// alu16_top
module alu16_top(clk, valA, valB, aluop, sub, lr, cc, result);
==> flow/config.mk <==
export PLATFORM = sky130hd
export DESIGN_NAME = alu16_top
export DESIGN_NICKNAME = alu16_top
export VERILOG_FILES = /design/flow/design.v
export SDC_FILE = /design/flow/constraint.sdc
export NUM_CORES = 4
export LEC_CHECK = 0
export CAP_MARGIN = 20
export CORE_MARGIN = 2
export CORE_UTILIZATION = 61
export SLEW_MARGIN = 20
==> flow/constraint.sdc <==
create_clock -name core_clock -period 2.27 [get_ports {clk}]
set_input_delay 0.4540 -clock core_clock [delete_from_list [all_inputs] [get_ports {clk}]]
set_output_delay 0.4540 -clock core_clock [all_outputs]
set_load 0.01 [all_outputs]
run.sh (not shown) runs the stock make flow with config.mk's settings and CLKGATE_MAP_FILE=.
The baseline failed in global routing (5_1_grt) on GRT-0116.
==> next run, changes <==
- ABC_AREA: not set -> 1
- CAP_MARGIN: 20 -> 10
- CORE_UTILIZATION: 61 -> 72
- clock period: 2.27 -> 4.29 ns (I/O delays scaled with it)
Now the flow ran to the end with no violations.
Synthesized cell count went up by 14%.
Synthesized area went down by 11%.
Die area went down by about 23%.
==> next run, changes <==
- ABC_AREA: 1 -> not set
- CAP_MARGIN: 10 -> 20
- CORE_UTILIZATION: 72 -> 40
- MAX_ROUTING_LAYER: not set -> met4
- SETUP_SLACK_MARGIN: not set -> 0.6
- clock period: 4.29 -> 4.7 ns (I/O delays scaled with it)
Sequential power drops by 8.5%.
Worst hold slack gains 0.082 ns.
Register-to-register slack improves by 0.08 ns.
Wire length grows by 45%.
Global-route usage went down by 13 points.
First-iteration DRC count went down by 11%.
Die area climbs by 96%.
Total power goes up by 12%.
Cell area is higher by 24%.
Synthesized cell count decreases by 12%.
==> next run, changes <==
- MAX_ROUTING_LAYER: met4 -> not set
- SETUP_SLACK_MARGIN: 0.6 -> not set
- The new run finished with timing, DRC and antenna clean
- cell count shrinks by 1.7%
- routed wire length shrinks by 6.1%
- area after synthesis stays the same
- setup slack gets worse by 0.37 ns
- maximum frequency shrinks by 8.5%
- die size is unchanged
- clock skew stays flat
- utilization shrinks by 2.3 points
- non-clock buffer count shrinks by 19
- cell area shrinks by 4.5%
- global-route usage shrinks by 1.8 points

========
run 1:
Starting RTL as in the previous note.
==> flow/design.v (excerpt) <==
module alu16_top(clk, valA, valB, aluop, sub, lr, cc, result);
	input clk;
	input [15:0] valA, valB;
	input [3:0] aluop;
	input sub, lr;
	output reg [3:0] cc;
	output reg [15:0] result;
	reg [15:0] a_q, b_q;
	reg [3:0] op_q;
	reg sub_q, lr_q;
	wire [3:0] cc_w;
	wire [15:0] result_w;
	ALU alu(.valA(a_q), .valB(b_q), .aluop(op_q), .sub(sub_q), .lr(lr_q), .cc(cc_w), .result(result_w));
	always @(posedge clk) begin
		a_q <= valA;
		b_q <= valB;
		op_q <= aluop;
		sub_q <= sub;
		lr_q <= lr;
		cc <= cc_w;
		result <= result_w;
	end
endmodule
clock: 2.88 ns
lec_check: 0
abc_area: 1
cap_margin: 20
core_aspect_ratio: 1.17
core_margin: 2
core_utilization: 64
gpl_routability_driven: 1
min_routing_layer: met1
slew_margin: 20
Run 1 is listed as incomplete: the tool reported an error in global routing and the run ended there.
For run 2, these inputs were changed with respect to run 1:
Settings: setting SETUP_SLACK_MARGIN to 1.23 for the first time; changing CORE_UTILIZATION from 64 to 15; setting PLACE_DENSITY_LB_ADDON to 0.14 for the first time; changing the clock period (ns, I/O delays scaled along) from 2.88 to 6.38.
Findings:
- Run 2 closes out successfully: all stages finished, all timing, DRC and antenna checks passed.
- Run 2 against run 1: number of H-tree branching levels closely matched the old numbers, die outline area went up by 310%, placed cell area lost 7.8%, post-placement setup slack increased 2860 ps, cell count after placement shows an increase of 267.
Setup changes, run 2 to run 3
Settings: CORE_UTILIZATION changed from 15 to 40; SETUP_SLACK_MARGIN changed from 1.23 to -0.62; GPL_ROUTABILITY_DRIVEN changed from 1 to 0; PLACE_DENSITY_LB_ADDON removed (was 0.14); ABC_AREA changed from 1 to 0.
## What came out
Diff run 2 and run 3: worst-case vdd ir drop lower in run 2. Taking run 2 as 1.0, run 3 lands at 0.888 on total nets after synthesis. Min footprint of the multi-input gates across run 2 and run 3: run 2. Cell count: run 3 lower than run 2. The lower simple-gate share of the synthesized area came out of run 3. Compared with run 2, run 3 shows a lower highest achievable clock rate. Diff run 2 -> run 3: routed wire length shrank by 1.6 mm; area added between synthesis and finish shrank by 10 points; floorplan die width shrank by 35%.
### run 3 -> run 4
Settings: a deleted GPL_ROUTABILITY_DRIVEN that had been 0; a deleted CORE_ASPECT_RATIO that had been 1.17; a deleted SETUP_SLACK_MARGIN that had been -0.62; a deleted ABC_AREA that had been 0; a deleted MIN_ROUTING_LAYER that had been met1; a change of the clock period (ns, I/O delays scaled along) from 6.38 to 4.55.
## What came out
- Diff run 3 -> run 4: width of the die rose about 8%, sequential portion of the cell area went down 0.91 points, layout clock buffer count decreased 1, total non-filler cell area in the finished layout went up.
- Sort run 4 and run 3 by area growth from synthesis to final layout asc -> top: run 3
- Run 4 ended with more core utilization than run 3.
- Looking at detailed-placement wirelength estimate across both flows, run 4 is the weaker of the two, with run 3 ahead.
- Run 4 vs run 3 — net switching component of the power rose about 46%.
- Measured against each other, run 4 and run 3 differ in required time of the worst setup path, the lower figure coming from run 4.
- Power up 45% in run 4 wrt run 3
- Diff run 4 and run 3: worst setup slack lower in run 4

========
Starting RTL as in the previous note.
Settings: LEC_CHECK=0, CAP_MARGIN=10, CELL_PAD_IN_SITES_GLOBAL_PLACEMENT=1, CORE_MARGIN=4, CORE_UTILIZATION=40, CTS_CLUSTER_SIZE=18, GPL_TIMING_DRIVEN=0, MAX_ROUTING_LAYER=met4, MIN_ROUTING_LAYER=met2, SLEW_MARGIN=20, TNS_END_PERCENT=55; clock period 4.7 ns.
The starting point never finished: it broke off in global routing.
Rerun with:
Settings changed: CAP_MARGIN 10 to 20, CELL_PAD_IN_SITES_GLOBAL_PLACEMENT 1 to unset, CORE_MARGIN 4 to 2, CORE_UTILIZATION 40 to 13, CTS_CLUSTER_SIZE 18 to unset, GPL_TIMING_DRIVEN 0 to unset, MAX_ROUTING_LAYER met4 to unset, MIN_ROUTING_LAYER met2 to unset, TNS_END_PERCENT 55 to unset.
Clock period 4.7 ns to 5.01 ns, I/O delays scaled along.
After rerunning: The new run passed the timing, design-rule and antenna checks. Synthesized area stays the same. Die area went up to 2.8 times its value. Synthesized cell count stays the same.
Rerun with:
Settings changed: CORE_UTILIZATION 13 to 25.
Clock period 5.01 ns to 4.55 ns, I/O delays scaled along.
=> The changed run finished with timing, DRC and antenna clean. Cell area is about the same. Synthesized area is unchanged. Clock skew is lower by 0.0058 ns. Synthesized cell count is unchanged. Power increases by about 17%. Setup slack got worse by 0.13 ns.
Power figures rest on the tool's default switching activity, not on a simulated workload.
